==> inputs of cedar <==
==> flow/design.v <==
module tpumac
 #(parameter BITS_AB=8,
   parameter BITS_C=16)
  (
   input clk, rst_n, WrEn, en,
   input signed [BITS_AB-1:0] Ain,
   input signed [BITS_AB-1:0] Bin,
   input signed [BITS_C-1:0] Cin,
   output reg signed [BITS_AB-1:0] Aout,
   output reg signed [BITS_AB-1:0] Bout,
   output reg signed [BITS_C-1:0] Cout
  );
  reg signed [BITS_C-1:0] Mult;
  reg [BITS_C-1:0] Adder, CMux;
  assign Mult = Ain * Bin;
  assign Adder = Mult + Cout;
  assign CMux = WrEn ? Cin : Adder;
  always@(posedge clk, negedge rst_n) begin
	if (!rst_n) begin
		Aout <= '0;
		Bout <= '0;
		Cout <= '0;
	end
	else if (en) begin
		Aout <= Ain;
		Bout <= Bin;
		Cout <= CMux;
	end
  end
endmodule
==> flow/run.sh <==
#!/bin/bash
# the make line also repeats each setting of config.mk as NAME=value (left out here)
make -C /OpenROAD-flow-scripts/flow DESIGN_CONFIG=/design/flow/config.mk WORK_HOME=/design/flow/orfs CLKGATE_MAP_FILE= finish
==> flow/config.mk <==
export PLATFORM = sky130hd
export DESIGN_NAME = tpumac
export DESIGN_NICKNAME = tpumac
export VERILOG_FILES = /design/flow/design.v
export SDC_FILE = /design/flow/constraint.sdc
export NUM_CORES = 4
export LEC_CHECK = 0
export ABC_AREA = 1
export CAP_MARGIN = 20
export CORE_MARGIN = 2
export CORE_UTILIZATION = 72
export CTS_CLUSTER_SIZE = 97
export SLEW_MARGIN = 20
==> flow/constraint.sdc <==
create_clock -name core_clock -period 4.93 [get_ports {clk}]
set_input_delay 0.9860 -clock core_clock [delete_from_list [all_inputs] [get_ports {clk}]]
set_output_delay 0.9860 -clock core_clock [all_outputs]
set_load 0.01 [all_outputs]
==> lagoon (differences from cedar) <==
- ABC_AREA: 1 -> not set
- CTS_CLUSTER_DIAMETER: not set -> 27
- CTS_CLUSTER_SIZE: 97 -> not set
- PLACE_DENSITY_LB_ADDON: not set -> 0.27
- TNS_END_PERCENT: not set -> 5
==> flow/constraint.sdc (replaced) <==
create_clock -name core_clock -period 5.2 [get_ports {clk}]
set_input_delay 1.0400 -clock core_clock [delete_from_list [all_inputs] [get_ports {clk}]]
set_output_delay 1.0400 -clock core_clock [all_outputs]
set_load 0.01 [all_outputs]
==> results.toml <==
# generated from flow reports
[die]
rows = 28

[run_status]
error = "[ERROR DPL-0033] detailed placement checks failed during check placement."
haltStage = "clock tree synthesis (4_1_cts)"
status = "stopped before the end"

[synth]
yosys-stat-area_mm2 = 0.00447
syn_area_per_cell_um2 = 7.91
simple_gate_area_share_pct = 20.2
ys_seq_share_pct = 17.9
syn_area_mm2 = 0.00447
fa_ha_area_share_pct = 42.1
aoi_share_pct = 5.57

[placement]
dp_slack_ns = -1.06
dpl_cell_area_mm2 = 0.00553
That was cedar.
==> results.toml <==
# generated from flow reports
[synth]
syn_area_per_cell_um2 = 10.3
fa_ha_area_share_pct = 45.0
aoi_share_pct = 6.58
ys_seq_share_pct = 19.1
simple_gate_area_share_pct = 11.3
syn_area_mm2 = 0.00418

[clocking]
post_cts_buffers = 2

[die]
rows = 27

[run_status]
status = "stopped before the end"
haltStage = "global routing (5_1_grt)"
error = "[ERROR GRT-0116] Global routing finished with congestion. Check the congestion regions in the DRC Viewer."

[placement]
dp_slack_ns = -0.890
That was lagoon.

========
==> 07-25: inputs <==
// tpumac: RTL as listed in full above, without the edits since
make LEC_CHECK=0 CAP_MARGIN=0 CORE_MARGIN=2 CORE_UTILIZATION=70 CTS_CLUSTER_DIAMETER=379 CTS_CLUSTER_SIZE=31 PLACE_DENSITY=0.37 SETUP_SLACK_MARGIN=-0.23 SLEW_MARGIN=20 finish   # period 3.11 ns
run.sh (not shown) runs the stock make flow with config.mk's settings and CLKGATE_MAP_FILE=.
==> 06-26 (differences from 07-25) <==
CAP_MARGIN = 20   (was 0)
CORE_UTILIZATION = 40   (was 70)
CTS_CLUSTER_DIAMETER = not set   (was 379)
CTS_CLUSTER_SIZE = not set   (was 31)
PLACE_DENSITY = not set   (was 0.37)
SETUP_SLACK_MARGIN = 0.62   (was -0.23)
==> flow/constraint.sdc (replaced) <==
create_clock -name core_clock -period 5.09 [get_ports {clk}]
set_input_delay 1.0180 -clock core_clock [delete_from_list [all_inputs] [get_ports {clk}]]
set_output_delay 1.0180 -clock core_clock [all_outputs]
set_load 0.01 [all_outputs]
==> comparison table <==
metric                                                                            07-25                    06-26
Core area                                                                      5850 um2                10200 um2
Post-placement setup slack                                                     -2.45 ns                -0.711 ns
Detailed placement HPWL                                                         9690 um                  7800 um
Share of the core filled by cells before placement                                0.715                    0.409
IO Port Bufs                                                                         67                       67
Area after DPL                                                                 5440 um2                 5400 um2
Number of cells in the design after placement                                       599                      647
Die X                                                                           81.3 um                   106 um
Vertical die dimension                                                          81.3 um                   106 um
Mux cell area share after synthesis                                              0.0622                   0.0622
Die area                                                                       6610 um2                11300 um2
Count of flip-flops with a built-in enable after synthesis                            0                        0
Xor-xnor portion of the synthesized cell area                                    0.0398                   0.0398
Outcome                                                          stopped before the end  complete, no violations
Stage where the flow stopped                                       clock tree synthesis                        -
Total number of placement rows                                                       28                       37
Simple-Gate Area Share                                                            0.113                    0.113
Last weighted congestion value of the routability-driven placer                   0.875                    0.824

========
==> inputs of 06-12 <==
Starts from the design.v that is shown in full above.
clock: 3.67 ns
lec_check: 0
cap_margin: 20
cell_pad_in_sites_detail_placement: 2
cell_pad_in_sites_global_placement: 1
core_margin: 2
core_utilization: 30
cts_cluster_diameter: 246
cts_cluster_size: 66
gpl_routability_driven: 1
gpl_timing_driven: 0
place_density: 0.77
slew_margin: 20
tns_end_percent: 60
==> 09-22: changes against 06-12 <==
==> flow/config.mk (replaced) <==
export PLATFORM = sky130hd
export DESIGN_NAME = tpumac
export DESIGN_NICKNAME = tpumac
export VERILOG_FILES = /design/flow/design.v
export SDC_FILE = /design/flow/constraint.sdc
export NUM_CORES = 4
export LEC_CHECK = 0
export CAP_MARGIN = 20
export CORE_MARGIN = 2
export CORE_UTILIZATION = 72
export PLACE_DENSITY_LB_ADDON = 0.24
export SETUP_SLACK_MARGIN = -0.4
export SLEW_MARGIN = 20
==> flow/constraint.sdc (replaced) <==
create_clock -name core_clock -period 4.46 [get_ports {clk}]
set_input_delay 0.8920 -clock core_clock [delete_from_list [all_inputs] [get_ports {clk}]]
set_output_delay 0.8920 -clock core_clock [all_outputs]
set_load 0.01 [all_outputs]
==> summary.txt <==
flow finished, numbers: outcome finished with violations, Violated Checks setup timing, TritonCTS clock tree yes, Gate Area 3320 um^2, Peak Freq 198 MHz, Die Span X 122 um, std cell rows 43, Critical Path RT 3800 ps, hold buffer count at CTS 0, P&R area growth vs syn 35.0%, largest net degree at the start of global routing 19, unrepaired setup endpoints after global routing true, Clock transition at path regs 50 ps, Worst Setup Slack, final -1390 ps, Setup TNS -11810 ps, met1 wire length 5.41 mm, Final setup viols 11
The numbers above come from 06-12.

==> summary.txt <==
run results: std cell rows 27, fp util 75.0%, outcome did not finish, IO Pins 68, port bufs 67, EDFF count, synth 0, largest area contributor in the netlist fa_1, Die Span X 80.2 um, Synth Register Bits 32, Err [ERROR DPL-0038] Utilization greater than 100%, impossible to legalize, halt point of the flow 4_1_cts
The numbers above come from 09-22.


========
==> job 4774: inputs <==
Starts from the design.v that is shown in full above.
clock: 3.67 ns
lec_check: 0
abc_area: 1
cap_margin: 20
core_margin: 2
core_utilization: 30
cts_cluster_diameter: 297
cts_cluster_size: 99
place_density: 0.89
slew_margin: 20
==> inputs of job 1471, as changes to job 4774 <==
--- a/flow/config.mk
+++ b/flow/config.mk
@@ -10,6 +10,7 @@
 export CORE_MARGIN = 2
-export CORE_UTILIZATION = 30
-export CTS_CLUSTER_DIAMETER = 297
+export CORE_UTILIZATION = 65
+export CTS_CLUSTER_DIAMETER = 395
 export CTS_CLUSTER_SIZE = 99
-export PLACE_DENSITY = 0.89
+export PLACE_DENSITY = 0.42
 export SLEW_MARGIN = 20
+export TNS_END_PERCENT = 10
==> flow/constraint.sdc (replaced) <==
create_clock -name core_clock -period 2.89 [get_ports {clk}]
set_input_delay 0.5780 -clock core_clock [delete_from_list [all_inputs] [get_ports {clk}]]
set_output_delay 0.5780 -clock core_clock [all_outputs]
set_load 0.01 [all_outputs]
==> flow_metrics.tcl <==
# collected from the flow reports
set metrics [dict create \
    fillers 1315 \
    setup_slack_ns -0.911 \
    cts.clk_slew.worst_paths_ns 0.06 \
    failed_checks "negative setup slack" \
    grt_util_all_layers 0.171 \
    setup_violations 11 \
    die-width_um 126 \
    finish.net_count 840 \
    outcome "finished with violations" \
    placed_area_um2 6030 \
    buf_share 0.203 \
    area_growth_syn_to_layout_pct 47.3 \
]
[end of results for job 4774]
==> flow_metrics.tcl <==
# collected from the flow reports
set metrics [dict create \
    failed_checks "negative setup slack" \
    outcome "finished with violations" \
    die-width_um 86.9 \
    buf_share 0.199 \
    setup_violations 13 \
    use_met2 0.661 \
    cts.clk_slew.worst_paths_ns 0.08 \
    setup_slack_ns -1.65 \
    placed_area_um2 5690 \
    finish.net_count 830 \
]
[end of results for job 1471]

========
==> inputs of run a <==
// tpumac: RTL as listed in full above, without the edits since
export LEC_CHECK = 0
export ABC_AREA = 1
export CAP_MARGIN = 20
export CORE_MARGIN = 2
export CORE_UTILIZATION = 72
export CTS_CLUSTER_SIZE = 10
export SETUP_SLACK_MARGIN = 0.5
export SLEW_MARGIN = 20
create_clock -name core_clock -period 1.79 [get_ports {clk}]
==> inputs of run b, as changes to run a <==
ABC_AREA = default   (was 1)
CTS_CLUSTER_SIZE = default   (was 10)
PLACE_DENSITY_LB_ADDON = 0.24   (was default)
SETUP_SLACK_MARGIN = -0.26   (was 0.5)
==> flow/constraint.sdc (replaced) <==
create_clock -name core_clock -period 4.46 [get_ports {clk}]
set_input_delay 0.8920 -clock core_clock [delete_from_list [all_inputs] [get_ports {clk}]]
set_output_delay 0.8920 -clock core_clock [all_outputs]
set_load 0.01 [all_outputs]
==> inputs of run c, as changes to run a <==
ABC_AREA = default   (was 1)
CORE_UTILIZATION = 63   (was 72)
CTS_CLUSTER_DIAMETER = 27   (was default)
CTS_CLUSTER_SIZE = default   (was 10)
SETUP_SLACK_MARGIN = default   (was 0.5)
==> flow/constraint.sdc (replaced) <==
create_clock -name core_clock -period 4.95 [get_ports {clk}]
set_input_delay 0.9900 -clock core_clock [delete_from_list [all_inputs] [get_ports {clk}]]
set_output_delay 0.9900 -clock core_clock [all_outputs]
set_load 0.01 [all_outputs]
==> inputs of run d, as changes to run a <==
ABC_AREA = default   (was 1)
CTS_CLUSTER_DIAMETER = 27   (was default)
CTS_CLUSTER_SIZE = 25   (was 10)
PLACE_DENSITY_LB_ADDON = 0.27   (was default)
SETUP_SLACK_MARGIN = default   (was 0.5)
==> flow/constraint.sdc (replaced) <==
create_clock -name core_clock -period 5.2 [get_ports {clk}]
set_input_delay 1.0400 -clock core_clock [delete_from_list [all_inputs] [get_ports {clk}]]
set_output_delay 1.0400 -clock core_clock [all_outputs]
set_load 0.01 [all_outputs]
==> out/qor.csv <==
metric;value;unit
fp_nets;550;
ys_sh_aoi;6.58;%
gp_congestion;0.906;
stop_stage;4_1_cts;
core.rowCount;27;
firstError;[ERROR DPL-0038] Utilization greater than 100%, impossible to legalize;
synth_area;4180;um^2
core;5570;um^2
area_leaders;fa_1 (34%), dfrtp_1 (19%), ha_1 (11%);
outcome;did not finish;
yosys.area_share.simple;11.3;%
syn_inst;406;
top_cells_by_count;inv_1 (74), fa_1 (71), ha_1 (37);
-- figures above: run b

==> out/qor.csv <==
metric;value;unit
outcome;did not finish;
stop_stage;5_1_grt;
firstError;[ERROR GRT-0116] Global routing finished with congestion. Check the congestion regions in the DRC Viewer.;
adder_share;45.0;%
yosys.area_share.simple;11.3;%
core;5570;um^2
fp_nets;550;
ys_sh_aoi;6.58;%
area_leaders;fa_1 (34%), dfrtp_1 (19%), ha_1 (11%);
gp_congestion;0.964;
synth_area;4180;um^2
core.rowCount;27;
syn_inst;406;
-- figures above: run d

==> out/qor.csv <==
metric;value;unit
fillers;282;
yosys.area_share.simple;11.3;%
fin_ws;-0.0831;ns
outcome;finished with violations;
numCtsBuffers;5;
ys_sh_aoi;6.58;%
area_growth;36.8;%
netlist.area_leader.share;34.0;%
synth_top_flop_cell;dfrtp_1;
crit_slowest_cell;fa_1;
check-failures;setup timing;
setup_viol_count_final;3;
synth_area;4180;um^2
syn_inst;406;
area_leaders;fa_1 (34%), dfrtp_1 (19%), ha_1 (11%);
-- figures above: run c

==> out/qor.csv <==
metric;value;unit
fp_nets;709;
stop_stage;3_5_place_dp;
synth_area;4470;um^2
yosys.area_share.simple;20.2;%
core;5960;um^2
gp_congestion;0.972;
syn_avg_cell_area;7.91;um^2
outcome;did not finish;
ys_sh_aoi;5.57;%
top_cells_by_count;nand2_1 (164), inv_1 (119), fa_1 (71);
syn_inst;565;
logic_family;adder cells;
firstError;[ERROR DPL-0033] detailed placement checks failed during check placement.;
core.rowCount;28;
area_leaders;fa_1 (32%), dfrtp_1 (18%), nand2_1 (14%);
-- figures above: run a

